==> branch cedar <==
## recon_top_level
module recon_top_level#(parameter WIDTH = 15)( 
input [WIDTH:0] Xo, Zo , Yo,
input clk,
input ext_reset,
input [1:0] sel,
output [WIDTH:0] mac_out,
output [WIDTH:0] f,
input af_en,
output complete
);
wire [WIDTH:0] z, coshz, sinhz;
wire reset3;
Neuron #(WIDTH)inneuron(Xo,Yo,Zo,clk,ext_reset, sinhz,coshz,z,reset3,complete,mac_out,af_en);
wire sign_z=z[WIDTH];
wire [WIDTH:0]relu ;
assign relu=sign_z?0:z;
wire [WIDTH:0] ez, ez_1;
add_sub #(WIDTH) adder1(coshz, sinhz, sel[0], ez);
add_sub #(WIDTH) adder2(ez, 16'b0000010000000000, sel[0], ez_1);
wire [WIDTH:0] w2,w3;
wire [WIDTH:0] divisor , dividend;
mux  #(WIDTH)m1(ez, coshz, sel[0], w2);
mux #(WIDTH) m2(ez_1, sinhz, sel[0], w3);
wire [WIDTH:0] div_out;
assign divisor =  {w3[15], (w3[14:0]>>2) };
assign dividend = {w2[15], (w2[14:0]>>2) };
wire [WIDTH:0] X_divout,Y_divout;
recon #(WIDTH) r_div(
 clk,reset3,1'b0,1'b1,
divisor, dividend ,16'b0,
 X_divout , Y_divout , div_out
);
assign f=sel[1]?(sel[0]?mac_out:relu):div_out;  
endmodule
clock: 4.64 ns
lec_check: 0
abc_area: 1
cap_margin: 15
core_aspect_ratio: 0.5
core_margin: 2
core_utilization: 72
cts_cluster_diameter: 374
cts_cluster_size: 99
place_density: 0.41
setup_slack_margin: -0.35
slew_margin: 20
tns_end_percent: 10
run.sh (not shown) runs the stock make flow with config.mk's settings and CLKGATE_MAP_FILE=.
==> branch lagoon (differences from branch cedar) <==
==> flow/config.mk (replaced) <==
export PLATFORM = sky130hd
export DESIGN_NAME = recon_top_level
export DESIGN_NICKNAME = recon_top_level
export VERILOG_FILES = /design/flow/design.v
export SDC_FILE = /design/flow/constraint.sdc
export NUM_CORES = 4
export LEC_CHECK = 0
export ABC_AREA = 1
export CAP_MARGIN = 20
export CORE_ASPECT_RATIO = 1.32
export CORE_MARGIN = 2
export CORE_UTILIZATION = 72
export CTS_CLUSTER_DIAMETER = 400
export CTS_CLUSTER_SIZE = 98
export SETUP_SLACK_MARGIN = -0.15
export SLEW_MARGIN = 20
==> flow/constraint.sdc (replaced) <==
create_clock -name core_clock -period 2.55 [get_ports {clk}]
set_input_delay 0.5100 -clock core_clock [delete_from_list [all_inputs] [get_ports {clk}]]
set_output_delay 0.5100 -clock core_clock [all_outputs]
set_load 0.01 [all_outputs]
==> branch indigo (differences from branch cedar) <==
==> flow/config.mk (replaced) <==
export PLATFORM = sky130hd
export DESIGN_NAME = recon_top_level
export DESIGN_NICKNAME = recon_top_level
export VERILOG_FILES = /design/flow/design.v
export SDC_FILE = /design/flow/constraint.sdc
export NUM_CORES = 4
export LEC_CHECK = 0
export CAP_MARGIN = 20
export CORE_MARGIN = 2
export CORE_UTILIZATION = 72
export SLEW_MARGIN = 20
export TNS_END_PERCENT = 45
==> flow/constraint.sdc (replaced) <==
create_clock -name core_clock -period 4.37 [get_ports {clk}]
set_input_delay 0.8740 -clock core_clock [delete_from_list [all_inputs] [get_ports {clk}]]
set_output_delay 0.8740 -clock core_clock [all_outputs]
set_load 0.01 [all_outputs]
==> branch nickel (differences from branch cedar) <==
==> flow/config.mk (replaced) <==
export PLATFORM = sky130hd
export DESIGN_NAME = recon_top_level
export DESIGN_NICKNAME = recon_top_level
export VERILOG_FILES = /design/flow/design.v
export SDC_FILE = /design/flow/constraint.sdc
export NUM_CORES = 4
export LEC_CHECK = 0
export CAP_MARGIN = 20
export CORE_MARGIN = 2
export CORE_UTILIZATION = 40
export SLEW_MARGIN = 20
==> flow/constraint.sdc (replaced) <==
create_clock -name core_clock -period 5.87 [get_ports {clk}]
set_input_delay 1.1740 -clock core_clock [delete_from_list [all_inputs] [get_ports {clk}]]
set_output_delay 1.1740 -clock core_clock [all_outputs]
set_load 0.01 [all_outputs]
==> notes <==
Branch nickel produced a layout that fails on negative setup slack. Branch indigo died in clock tree synthesis. Branch cedar aborted during global routing on GRT-0232. Branch lagoon never finished: it broke off in detailed placement.
Between branch lagoon and branch nickel, the lower synthesized cell count is in branch nickel (gap about 15%, measured against branch nickel).
Between branch lagoon and branch nickel, the lower area after synthesis is in branch lagoon (gap 3.7%, measured against branch nickel).
Die size, highest first: branch nickel, branch indigo, branch cedar, branch lagoon.

---

==> v30 <==
==> flow/design.v <==
`timescale 1ns / 1ps
module add_sub #(parameter WIDTH = 15)(
input signed [WIDTH:0] a,b,
input sel, 
output signed [WIDTH:0] out
);
wire [WIDTH+1:0] sum;
assign sum = sel?a-b:a+b;
assign out = {sum[WIDTH+1],sum[WIDTH-1:0]};
endmodule
`timescale 1ns / 1ps
module mux #(parameter WIDTH = 15)(
input [WIDTH:0] a,b,
input sel,
output [WIDTH:0]out
);
assign out = sel?b:a;
endmodule
`timescale 1ns / 1ps
module shifter#(parameter WIDTH = 15)(
input signed [WIDTH:0] a,
output signed [WIDTH:0] b,
input m , 
input [3:0] i
);
assign b = m? (a)>>>i :((i!=0)?(a)>>>(i-1):a);
endmodule
`timescale 1ns / 1ps
module rom#(parameter WIDTH = 15)(
input clk,
input sel ,
input [3:0] i,
output [WIDTH:0] rom_out
    );
 reg [WIDTH:0] rom_mem [0:19] ;
 initial begin
 rom_mem[0] =  16'b0000010000000000;
 rom_mem[1] =  16'b0000001000000000;
 rom_mem[2] =  16'b0000000100000000;
 rom_mem[3] =  16'b0000000010000000;
 rom_mem[4] =  16'b0000000001000000;
 rom_mem[5] =  16'b0000000000100000;
 rom_mem[6] =  16'b0000000000010000;
 rom_mem[7] =  16'b0000000000001000;
 rom_mem[8] =  16'b0000000000000100;
 rom_mem[9] =  16'b0000000000000010;
 rom_mem[10] =  16'b0000001000110010;
 rom_mem[11] =  16'b0000000100000110;
 rom_mem[12] =  16'b0000000010000001;
 rom_mem[13] =  16'b0000000001000000;
 rom_mem[14] =  16'b0000000000100000;
 rom_mem[15] =  16'b0000000000010000;
 rom_mem[16] =  16'b0000000000001000;
 rom_mem[17] =  16'b0000000000000100;
 rom_mem[18] =  16'b0000000000000010;
 rom_mem[19] =  16'b0000000000000001;
 end   
 assign rom_out = sel?rom_mem[i+9]:rom_mem[i-1];
endmodule
`timescale 1ns / 1ps
module recon_controlpath(
input clk,reset,
output reg selmx,selmy,selmz,
output reg [3:0]  i
);
reg start;
always @ (posedge clk) begin
    if(reset) begin 
        i <= 0;
        selmx <= 0;
        selmy <= 0;
        selmz <= 0; 
        start <= 1;
    end
    else if(start) begin
        if(i!=0) begin
        selmx <= 1;
        selmy <= 1;
        selmz <= 1; 
        end
        if(i != 10) begin
         i <= i+1;
        end
        else if (i==10) begin
            start <= 0;
            i <= 0;
            selmx <= 0;
            selmy <= 0;
            selmz <= 0; 
        end
    end
end
endmodule
`timescale 1ns / 1ps
module recon_datapath#(parameter WIDTH = 15)(
input clk,
input m,div,
input [WIDTH:0] Xo,Yo,Zo ,
input selmx,selmy,selmz,
output reg [WIDTH:0] Xout,Yout, Zout,
input [WIDTH:0] z_rom,
input [3:0] i
);
wire [WIDTH:0] x_mux, y_mux , z_mux;
wire [WIDTH:0] x_asout, y_asout , z_asout; 
wire [WIDTH:0] x_fout;
mux m_x(Xo , Xout , selmx , x_mux);
mux m_y(Yo , Yout , selmy , y_mux);
mux m_z(Zo , Zout , selmz , z_mux);
reg [WIDTH:0] Xi , Yi , Zi;
wire di = div?(~y_mux[15]):z_mux[15];
always @ (posedge clk) begin 
if(i!=0) begin
    Xout <= x_fout;
    Yout <= y_asout;
    Zout <= z_asout;
end
end
wire [WIDTH:0] x_sft, y_sft; 
shifter shftx(x_mux ,x_sft ,m, i);
shifter shfty(y_mux ,y_sft,m, i);
add_sub X_as(x_mux , y_sft ,di, x_asout);
add_sub Y_as(y_mux , x_sft ,di, y_asout);
add_sub Z_as(z_mux , z_rom ,~(di), z_asout);
mux m_xout(x_mux, x_asout , m , x_fout);
endmodule
`timescale 1ns / 1ps
module recon#(parameter WIDTH = 15)(
input clk,reset,m,div,
input [WIDTH:0] Xo, Yo ,Zo,
output [WIDTH:0] Xout , Yout , Zout,
output [3:0] i
);
wire selmx,selmy,selmz;
wire [WIDTH:0] rom_out ;
recon_datapath dt(clk,m,div,Xo,Yo,Zo,selmx, selmy,selmz,Xout, Yout, Zout ,rom_out, i);
recon_controlpath ct(clk,reset,selmx,selmy,selmz,i);
rom rm(clk,m,i,rom_out);
endmodule
`timescale 1ns / 1ps
module latch#(parameter WIDTH=15)(
input [WIDTH:0] Xout,Yout,Zout,
input [3:0] i,
input clk,reset,
output reg [WIDTH:0] X_H,Y_H,Z_H,
input af_en);
always@(posedge clk) begin
    if(reset) begin
        X_H<=16'b0;
        Y_H<=16'b0;
        Z_H<=16'b0;
    end
    else if(i==10&af_en)begin
        X_H<=16'b0000010011010100;
        Y_H<=16'b0;
        Z_H<=Yout;
    end
end
endmodule
`timescale 1ns / 1ps
module ResetLogic#(parameter WIDTH=15 )(
input ext_reset,
input clk,
output reg reset1,reset2,reset3,complete
);
reg [5:0] counter;
always@(posedge clk)begin
    if(ext_reset) begin
        reset1<=1;
        reset2<=1;
        reset3 <=1;
        complete <= 0;
        counter<=0;
    end
    else if(counter==0)begin
        counter<=counter+1;
        reset1<=0;
    end
    else if(counter==11) begin
        reset2<=0;
        counter <= counter + 1;
    end
    else if (counter == 22) begin 
        reset3 <= 0;
        counter <= counter + 1;
    end
    else if(counter ==33) begin
        complete <= 1;
    end
    else if(counter <34) begin 
        counter <= counter + 1;
    end
end
endmodule
`timescale 1ns / 1ps
module Neuron#(parameter WIDTH=15)(
input [WIDTH:0] Xo,Yo,Zo,
input clk,reset,
output [WIDTH:0] Sin_H,Cos_H,Z, 
output reset3,complete,
output [WIDTH:0] Yout,
input af_en
);
wire reset1,reset2;
wire zz;
assign Z=Yout;
wire[WIDTH:0] Xout,Zout;
wire [3:0] i1,i2;
wire [WIDTH:0] X_H,Y_H,Z_H;
reg [3:0] i1_d;
ResetLogic RL(reset,clk,reset1,reset2,reset3,complete);
recon linear(clk,reset1,1'b0,1'b0,Xo, Yo ,Zo,Xout , Yout , Zout, i1);
always @(posedge clk) i1_d <= i1;
latch l1(Xout,Yout,Zout, i1_d,clk,reset1,X_H,Y_H,Z_H,af_en);
recon hyperbolic(clk,reset2,1'b1,1'b0,X_H,Y_H,Z_H,Cos_H,Sin_H,zz,i2);
endmodule
`timescale 1ns / 1ps
module recon_top_level#(parameter WIDTH = 15)( 
input [WIDTH:0] Xo, Zo , Yo,
input clk,
input ext_reset,
input [1:0] sel,
output [WIDTH:0] mac_out,
output [WIDTH:0] f,
input af_en,
output complete
);
wire [WIDTH:0] z, coshz, sinhz;
wire reset3;
Neuron #(WIDTH)inneuron(Xo,Yo,Zo,clk,ext_reset, sinhz,coshz,z,reset3,complete,mac_out,af_en);
wire sign_z=z[WIDTH];
wire [WIDTH:0]relu ;
assign relu=sign_z?0:z;
wire [WIDTH:0] ez, ez_1;
add_sub #(WIDTH) adder1(coshz, sinhz, sel[0], ez);
add_sub #(WIDTH) adder2(ez, 16'b0000010000000000, sel[0], ez_1);
wire [WIDTH:0] w2,w3;
wire [WIDTH:0] divisor , dividend;
mux  #(WIDTH)m1(ez, coshz, sel[0], w2);
mux #(WIDTH) m2(ez_1, sinhz, sel[0], w3);
wire [WIDTH:0] div_out;
assign divisor =  {w3[15], (w3[14:0]>>2) };
assign dividend = {w2[15], (w2[14:0]>>2) };
wire [WIDTH:0] X_divout,Y_divout;
recon #(WIDTH) r_div(
 clk,reset3,1'b0,1'b1,
divisor, dividend ,16'b0,
 X_divout , Y_divout , div_out
);
assign f=sel[1]?(sel[0]?mac_out:relu):div_out;  
endmodule
==> flow/run.sh <==
#!/bin/bash
# the make line also repeats each setting of config.mk as NAME=value (left out here)
make -C /OpenROAD-flow-scripts/flow DESIGN_CONFIG=/design/flow/config.mk WORK_HOME=/design/flow/orfs CLKGATE_MAP_FILE= finish
==> flow/config.mk <==
export PLATFORM = sky130hd
export DESIGN_NAME = recon_top_level
export DESIGN_NICKNAME = recon_top_level
export VERILOG_FILES = /design/flow/design.v
export SDC_FILE = /design/flow/constraint.sdc
export NUM_CORES = 4
export LEC_CHECK = 0
export CAP_MARGIN = 20
export CORE_MARGIN = 2
export CORE_UTILIZATION = 65
export HOLD_SLACK_MARGIN = -0.08
export SETUP_SLACK_MARGIN = -0.49
export SLEW_MARGIN = 25
==> flow/constraint.sdc <==
create_clock -name core_clock -period 6.27 [get_ports {clk}]
set_input_delay 1.2540 -clock core_clock [delete_from_list [all_inputs] [get_ports {clk}]]
set_output_delay 1.2540 -clock core_clock [all_outputs]
set_load 0.01 [all_outputs]
==> v35: changes against v30 <==
--- a/flow/config.mk
+++ b/flow/config.mk
@@ -7,7 +7,5 @@
 export LEC_CHECK = 0
 export CAP_MARGIN = 20
 export CORE_MARGIN = 2
-export CORE_UTILIZATION = 65
-export HOLD_SLACK_MARGIN = -0.08
-export SETUP_SLACK_MARGIN = -0.49
-export SLEW_MARGIN = 25
+export CORE_UTILIZATION = 40
+export SLEW_MARGIN = 20
==> flow/constraint.sdc (replaced) <==
create_clock -name core_clock -period 8.5 [get_ports {clk}]
set_input_delay 1.7000 -clock core_clock [delete_from_list [all_inputs] [get_ports {clk}]]
set_output_delay 1.7000 -clock core_clock [all_outputs]
set_load 0.01 [all_outputs]
==> v33: changes against v30 <==
--- a/flow/config.mk
+++ b/flow/config.mk
@@ -7,7 +7,6 @@
 export LEC_CHECK = 0
 export CAP_MARGIN = 20
 export CORE_MARGIN = 2
-export CORE_UTILIZATION = 65
-export HOLD_SLACK_MARGIN = -0.08
-export SETUP_SLACK_MARGIN = -0.49
-export SLEW_MARGIN = 25
+export CORE_UTILIZATION = 40
+export GPL_TIMING_DRIVEN = 0
+export SLEW_MARGIN = 40
==> flow/constraint.sdc (replaced) <==
create_clock -name core_clock -period 8.5 [get_ports {clk}]
set_input_delay 1.7000 -clock core_clock [delete_from_list [all_inputs] [get_ports {clk}]]
set_output_delay 1.7000 -clock core_clock [all_outputs]
set_load 0.01 [all_outputs]
==> flow_metrics.py <==
# Flow results
metrics = {
    "run_status": {
        "outcome": "finished with violations",
        "so.violations": "setup timing",
    },
    "pwr": {
        "finalPower_mw": 5.514,
        "cellPowerDensity_nw_per_um2": 221.5,
    },
    "sta": {
        "setup-violations-final": 22,
        "final.setup.worst_slack_ps": -1542,
    },
    "drt": {
        "maxUsedRoutingLayer": "met5",
        "route.detailed.vias_per_inst": 6.515,
        "drt_pre_antenna_iters": 7,
    },
    "clock_network": {
        "ctsResizeCount": 24,
    },
    "final_layout": {
        "comb_area_share_pct": 56.86,
    },
    "floorplanning": {
        "tap_cells": 396,
        "initial_core_util_pct": 66.12,
        "core_region_area_um2": 30590,
    },
    "worst_hold_path": {
        "hold-path-endpoint": "inneuron.l1.Z_H[12]$_SDFFE_PP0P_",
    },
    "critical_path": {
        "path_buffers": 2,
    },
}
# the run above: v30

==> flow_metrics.py <==
# Flow results
metrics = {
    "clock_network": {
        "ctsResizeCount": 0,
    },
    "drt": {
        "route.detailed.vias_per_inst": 5.664,
        "drt_pre_antenna_iters": 7,
        "maxUsedRoutingLayer": "met4",
    },
    "critical_path": {
        "path_buffers": 4,
    },
    "floorplanning": {
        "initial_core_util_pct": 40.40,
        "tap_cells": 672,
        "core_region_area_um2": 50070,
    },
    "sta": {
        "final.setup.worst_slack_ps": 406.8,
    },
    "final_layout": {
        "comb_area_share_pct": 60.05,
    },
    "pwr": {
        "cellPowerDensity_nw_per_um2": 159.6,
    },
    "worst_hold_path": {
        "hold-path-endpoint": "inneuron.l1.Z_H[3]$_SDFFE_PP0P_",
    },
    "run_status": {
        "outcome": "no timing/DRC/antenna violations",
    },
}
# the run above: v35

==> flow_metrics.py <==
# Flow results
metrics = {
    "run_status": {
        "outcome": "no timing/DRC/antenna violations",
    },
    "clock_network": {
        "ctsResizeCount": 84,
    },
    "sta": {
        "final.setup.worst_slack_ps": 163.3,
        "setup-violations-final": 0,
    },
    "drt": {
        "route.detailed.vias_per_inst": 5.733,
        "maxUsedRoutingLayer": "met4",
        "drt_pre_antenna_iters": 5,
    },
    "floorplanning": {
        "initial_core_util_pct": 40.40,
        "tap_cells": 672,
        "core_region_area_um2": 50070,
    },
    "pwr": {
        "cellPowerDensity_nw_per_um2": 159.8,
    },
    "worst_hold_path": {
        "hold-path-endpoint": "inneuron.i1_d[3]$_DFF_P_",
    },
    "critical_path": {
        "crit_path_max_incr_delay_ps": 360,
        "startpoint_type": "input port",
    },
    "global_routing": {
        "gr-usage-met3_pct": 3.605,
    },
    "final_layout": {
        "comb_area_share_pct": 60.85,
    },
}
# the run above: v33

Power is estimated from default activity; no workload was simulated.
